## top
module top(
    input           clk,
    input           rst,
    input           enable,
    input           mode,
    input           valid, 
    input   [4:0]   id,
    input   [3:0]   gridX,
    input   [3:0]   gridY,
	output 	[11:0]	gray_addr,
	output			gray_ren,
	input	[7:0]	gray_rdata,
    output  [11:0]  lbp_addr,
    output          lbp_wen,
	output			lbp_ren,
    input   [7:0]   lbp_rdata,
	output	[7:0] 	lbp_wdata,
	output	[24:0]	theta,
	output			theta_valid,
	input	[24:0]	cos_data,
	input			cos_valid,
	input	[24:0]	sin_data,
	input			sin_valid,
	output			lbp_finish,
    output  [7:0]   id_addr,
    output  [4:0]   id_wdata,
    output          id_wen,
    output          id_ren,
    input   [4:0]   id_rdata,
    output  [20:0]  hist_addr_train,
    output  [7:0]   hist_wdata_train,
    output          hist_wen_train,
    output          hist_ren_train,
    input   [7:0]   hist_rdata_train,
    output  [13:0]  hist_addr_predict,
    output  [7:0]   hist_wdata_predict,
    output          hist_wen_predict,
    output          hist_ren_predict,
    input   [7:0]   hist_rdata_predict,  
    output          hcu_finish,
    output          done,
    output  [4:0]   label,
    output  [17:0]  minDistance
);
    wire clbp_enable;
    wire [11:0] clbp_lbp_addr;
    wire clbp_lbp_wen;
    wire [7:0] clbp_lbp_wdata;
    wire hcu_enable;
    wire hcu_lbp_ren;
    wire [11:0] hcu_lbp_addr;
    wire [20:0] hcu_hist_addr_train;
    wire hcu_hist_ren_train;
    wire [13:0] hcu_hist_addr_predict;
    wire hcu_hist_ren_predict;
    wire [3:0] gridX_o;
    wire [3:0] gridY_o;
    wire dcu_enable;
    wire [20:0] dcu_hist_addr_train;
    wire dcu_hist_ren_train;
    wire [13:0] dcu_hist_addr_predict;
    wire dcu_hist_ren_predict;
    wire comparator_finish;
    wire comparator_enable;
    wire ram_comp;
    wire ram_clbp;
    wire [7:0] controller_id_addr;
    wire [7:0] comparator_id_addr;
    wire [20:0] hist_addr_offset;
    wire [17:0] distance;
    wire dcu_valid;
    CLBP M1(.clk(clk), .rst(rst), .enable(clbp_enable), 
            .gray_addr(gray_addr), .gray_OE(gray_ren), .gray_data(gray_rdata),
            .lbp_addr(clbp_lbp_addr), .lbp_WEN(clbp_lbp_wen), .lbp_data(clbp_lbp_wdata), 
            .theta(theta), .theta_valid(theta_valid),
            .cos_data(cos_data), .cos_valid(cos_valid), .sin_data(sin_data), .sin_valid(sin_valid),
  ...
Settings: LEC_CHECK=0, CAP_MARGIN=20, CORE_MARGIN=2, CORE_UTILIZATION=72, CTS_CLUSTER_SIZE=16, PLACE_DENSITY=0.73, SETUP_SLACK_MARGIN=-0.53, SLEW_MARGIN=20; clock period 7.69 ns.
run.sh (not shown) runs the stock make flow with config.mk's settings and CLKGATE_MAP_FILE=.
The baseline finished but failed the layout checks on setup timing.
Then changed:
- CORE_UTILIZATION: 72 -> 66
- CTS_CLUSTER_SIZE: 16 -> default
- PLACE_DENSITY: 0.73 -> default
- SETUP_SLACK_MARGIN: -0.53 -> default
- clock period: 7.69 -> 9.82 ns (I/O delays scaled with it)
The changed run finished clean.
Global-route usage came out lower by 8.2 points.
Total power came out lower by 37%.
Worst setup slack is better by 1800 ps.
Final area came out lower by 5.4%.
Clock skew came out higher by 18 ps.
Core utilization came out lower by 11 points.
Sequential share of layout area came out higher by 0.59 points.
Sequential power came out lower by about 22%.
Clock-buffer cell count came out higher by 10.
Die area came out higher by 9.0%.
Hold slack is worse by 63 ps.
Then changed:
- CORE_UTILIZATION: 66 -> 57
- clock period: 9.82 -> 6.78 ns (I/O delays scaled with it)
What happened:
- Now the flow finished but failed the layout checks on setup timing
- total power came out higher by 98%
- core utilization goes down by 5.0 points
- cell area increases by 8.2%
- sequential power goes up by 45%
- setup slack degrades by 2600 ps
- sequential cell count is unchanged
- synthesized area stays the same
- maximum frequency grows by 5.2%
- cell count came out higher by 8.3%
Then changed:
- CORE_UTILIZATION: 57 -> 72
- CTS_CLUSTER_SIZE: default -> 36
- SETUP_SLACK_MARGIN: default -> 3.53
- clock period: 6.78 -> 12.4 ns (I/O delays scaled with it)
This time the run produced a layout that fails on capacitance limit, slew limit.
Count of clock-buffer cells in the layout is lower by 25.
Core utilization goes up by 13 points.
Setup slack improved by 4800 ps.
Final cell count is lower by 8.5%.
Fmax fell by 7.8%.
Via count grows by 0.82%.
Die area came out lower by 21%.
Wire length decreases by 5.4%.
Design area goes down by 5.8%.
Power shrinks by 54%.
Synthesized area does not change.
Then changed:
- CTS_CLUSTER_SIZE: 36 -> default
- PLACE_DENSITY_LB_ADDON: default -> 0.0
- SETUP_SLACK_MARGIN: 3.53 -> 1.2
- clock period: 12.4 -> 6.14 ns (I/O delays scaled with it)
Result: Now the flow produced a layout that fails on setup timing; total power increases to 3.0 times its value; setup slack got worse by 5900 ps; final area goes up by 6.1%; synthesized area does not change; global-route usage rises by 3.5 points; via count grows by 7.8%; clock power came out higher by 120%; synthesized cell count is unchanged; non-clock buffer count is higher by 820; die area is unchanged.

========
Starting RTL as in the previous note.
export LEC_CHECK = 0
export CAP_MARGIN = 20
export CORE_MARGIN = 2
export CORE_UTILIZATION = 72
export SETUP_SLACK_MARGIN = 3.53
export SLEW_MARGIN = 20
create_clock -name core_clock -period 12.4 [get_ports {clk}]
The baseline completed, yet does not pass: capacitance limit, slew limit.
==> next run, changes <==
ABC_AREA = 1   (was default)
CTS_CLUSTER_DIAMETER = 375   (was default)
SETUP_SLACK_MARGIN = default   (was 3.53)
clock period = 6.78 ns   (was 12.4 ns; I/O delays follow)
Outcome:
- With this change the flow failed in global routing, error GRT-0232
- synthesized cell count rises by about a fifth
- die area went up by a few percent
- area after synthesis came out higher by a few percent
==> next run, changes <==
ABC_AREA = default   (was 1)
CORE_UTILIZATION = 68   (was 72)
CTS_CLUSTER_DIAMETER = default   (was 375)
CTS_CLUSTER_SIZE = 50   (was default)
clock period = 9.82 ns   (was 6.78 ns; I/O delays follow)
The new run finished with timing, DRC and antenna clean.
Die size went up by about 1.9%.
Synthesized area went down by 3.8%.
Synthesized cell count went down by about 15%.
==> next run, changes <==
CORE_UTILIZATION = 40   (was 68)
CTS_CLUSTER_SIZE = default   (was 50)
clock period = 17.8 ns   (was 9.82 ns; I/O delays follow)
After rerunning: Sequential power shrinks by 45%; fmax shrinks by 18%; clock skew barely changes; final area shrinks by 0.41%; global-route usage shrinks by 16 points; setup slack is better by 5900 ps; register-to-register slack is better by 5900 ps; non-clock buffer count shrinks by 244; final cell count grows by 8.5%.

========
## v27
top again, from the RTL that the note above started with.
clock: 14.5 ns
lec_check: 0
cap_margin: 20
core_margin: 2
core_utilization: 15
slew_margin: 20
Edits applied to the flow inputs when going from v27 to v41:
# v27
export LEC_CHECK = 0
export CAP_MARGIN = 20
export CORE_MARGIN = 2
export CORE_UTILIZATION = 15
export SLEW_MARGIN = 20
create_clock -name core_clock -period 14.5 [get_ports {clk}]
# v41
export LEC_CHECK = 0
export CAP_MARGIN = 20
export CORE_MARGIN = 2
export CORE_UTILIZATION = 66
export SLEW_MARGIN = 20
create_clock -name core_clock -period 8.76 [get_ports {clk}]
==> results <==
- Across v27 and v41, a clean result was obtained everywhere but in v41.
- Clock distribution area overhead in the final layout (v41 over v27): decrease, 0.19 points
- Number of cells upsized or downsized after cts: v41 vs v27 up 177
- Re setup TNS: v27 and v41 aren't equal, and the lower value belongs to v41.
- Hold slack on v41 is down relative to v27.
- NOTE: minimum period implied by the final worst setup slack in v41 falls short of that of v27
- For the worst setup slack, v41 came in 3.47 ns lower than v27 did.
- Routed wire length: v41 lower than v27
- Fmax: v41 above v27
## Diff of input files: v45 against v41
# v41
export LEC_CHECK = 0
export CAP_MARGIN = 20
export CORE_MARGIN = 2
export CORE_UTILIZATION = 66
export SLEW_MARGIN = 20
create_clock -name core_clock -period 8.76 [get_ports {clk}]
# v45
export LEC_CHECK = 0
export CAP_MARGIN = 20
export CORE_MARGIN = 2
export CORE_UTILIZATION = 71
export CTS_CLUSTER_SIZE = 36
export SETUP_SLACK_MARGIN = 3.53
export SLEW_MARGIN = 20
create_clock -name core_clock -period 12.4 [get_ports {clk}]
## What came out
v45 finished every step from synthesis to the final layout, and the layout passed the timing, design-rule and antenna checks.
Initial standard-cell utilization of the core, v45 and v41: higher on v45
v45 ended with less count of cells along the worst register-to-register path than v41.
v45 ends up with a hold slack that is 0.0038 ns higher than in v41.
[v45] cell area fell 1.7% relative to v41
The capture point of the critical path comes out M1.w[30] in one run and M1.w[39] in the other, namely in v45 and v41 respectively.
v45: first-pass GRT wire length 1.5% above v41
What v4 does differently from v45 at the input level:
# v45
export LEC_CHECK = 0
export CAP_MARGIN = 20
export CORE_MARGIN = 2
export CORE_UTILIZATION = 71
export CTS_CLUSTER_SIZE = 36
export SETUP_SLACK_MARGIN = 3.53
export SLEW_MARGIN = 20
create_clock -name core_clock -period 12.4 [get_ports {clk}]
# v4
export LEC_CHECK = 0
export CAP_MARGIN = 20
export CORE_MARGIN = 2
export CORE_UTILIZATION = 29
export SLEW_MARGIN = 20
create_clock -name core_clock -period 10.9 [get_ports {clk}]
- Going from v45 to v4, number of setup violations in the final report closely matched the old numbers, global-route usage decreased by 27 points relative to the old numbers, highest fanout seen on the critical path decreased by about 30% relative to the old numbers, data arrival time of the worst path increased by 0.67 ns relative to the old numbers, setup slack after placement decreased by 1.49 ns relative to the old numbers.
- Going from v45 to v4, critical path depth has increased; fraction of power consumed by combinational cells has decreased.
- v4 against v45: fraction of synthesis flops using an asynchronous set or reset pin held; area of all placed cells without fillers decreased 0.54%; growth of design area from synthesis to finish dropped 0.60 points.
The following lists how v3 was set up differently from v4:
# v4
export LEC_CHECK = 0
export CAP_MARGIN = 20
export CORE_MARGIN = 2
export CORE_UTILIZATION = 29
export SLEW_MARGIN = 20
create_clock -name core_clock -period 10.9 [get_ports {clk}]
# v3
export LEC_CHECK = 0
export CAP_MARGIN = 20
export CORE_MARGIN = 2
export CORE_UTILIZATION = 72
export CTS_CLUSTER_SIZE = 16
export SLEW_MARGIN = 20
create_clock -name core_clock -period 7.69 [get_ports {clk}]
[summary]
STATUS run=v3 STAGES=ALL_DONE FINAL_CHECKS=FAILED CAUSE=setup timing. Looking at largest stage delay on the critical path, v3 sits 0.04 ns above v4. Final worst-path setup slack in v3 vs v4: down 1.92 ns. Number of nets at the end of the flow, v3 and v4, higher one = v3. The die area reported for v3 is smaller than that of v4 by about 60%. Against v4, v3 comes in 26 higher on final setup violation count. Compared with v4, v3 shows a switching portion of total power that is 0.75 points higher. Combinational group share of total power ends up lower on v4. Achievable frequency in v3 vs v4: up 14%. v3 ends up with lower arrival time at the worst endpoint than v4 does.
The inputs of v33 differ from those of v3 as listed below.
# v3
export LEC_CHECK = 0
export CAP_MARGIN = 20
export CORE_MARGIN = 2
export CORE_UTILIZATION = 72
export CTS_CLUSTER_SIZE = 16
export SLEW_MARGIN = 20
create_clock -name core_clock -period 7.69 [get_ports {clk}]
# v33
export LEC_CHECK = 0
export ABC_AREA = 1
export CAP_MARGIN = 20
export CORE_MARGIN = 2
export CORE_UTILIZATION = 72
export CTS_CLUSTER_DIAMETER = 397
export CTS_CLUSTER_SIZE = 16
export SLEW_MARGIN = 20
create_clock -name core_clock -period 6.32 [get_ports {clk}]
## What came out
- Comparing v3 and v33, the lower xor and xnor area share after synthesis is on v33.
- Post-synthesis average cell area, v3 and v33: lower on v33
- v3 → v33: cell total after placement rose by 19%, sequential share of the synthesized area decreased by 0.45 points relative to the old numbers.
- For v33, the flow was terminated by a tool error in global routing (5_1_grt) and produced no final design.
- v3 finished all stages; layout check result: FAIL, due to setup timing.
Power figures rest on the tool's default switching activity, not on a simulated workload.
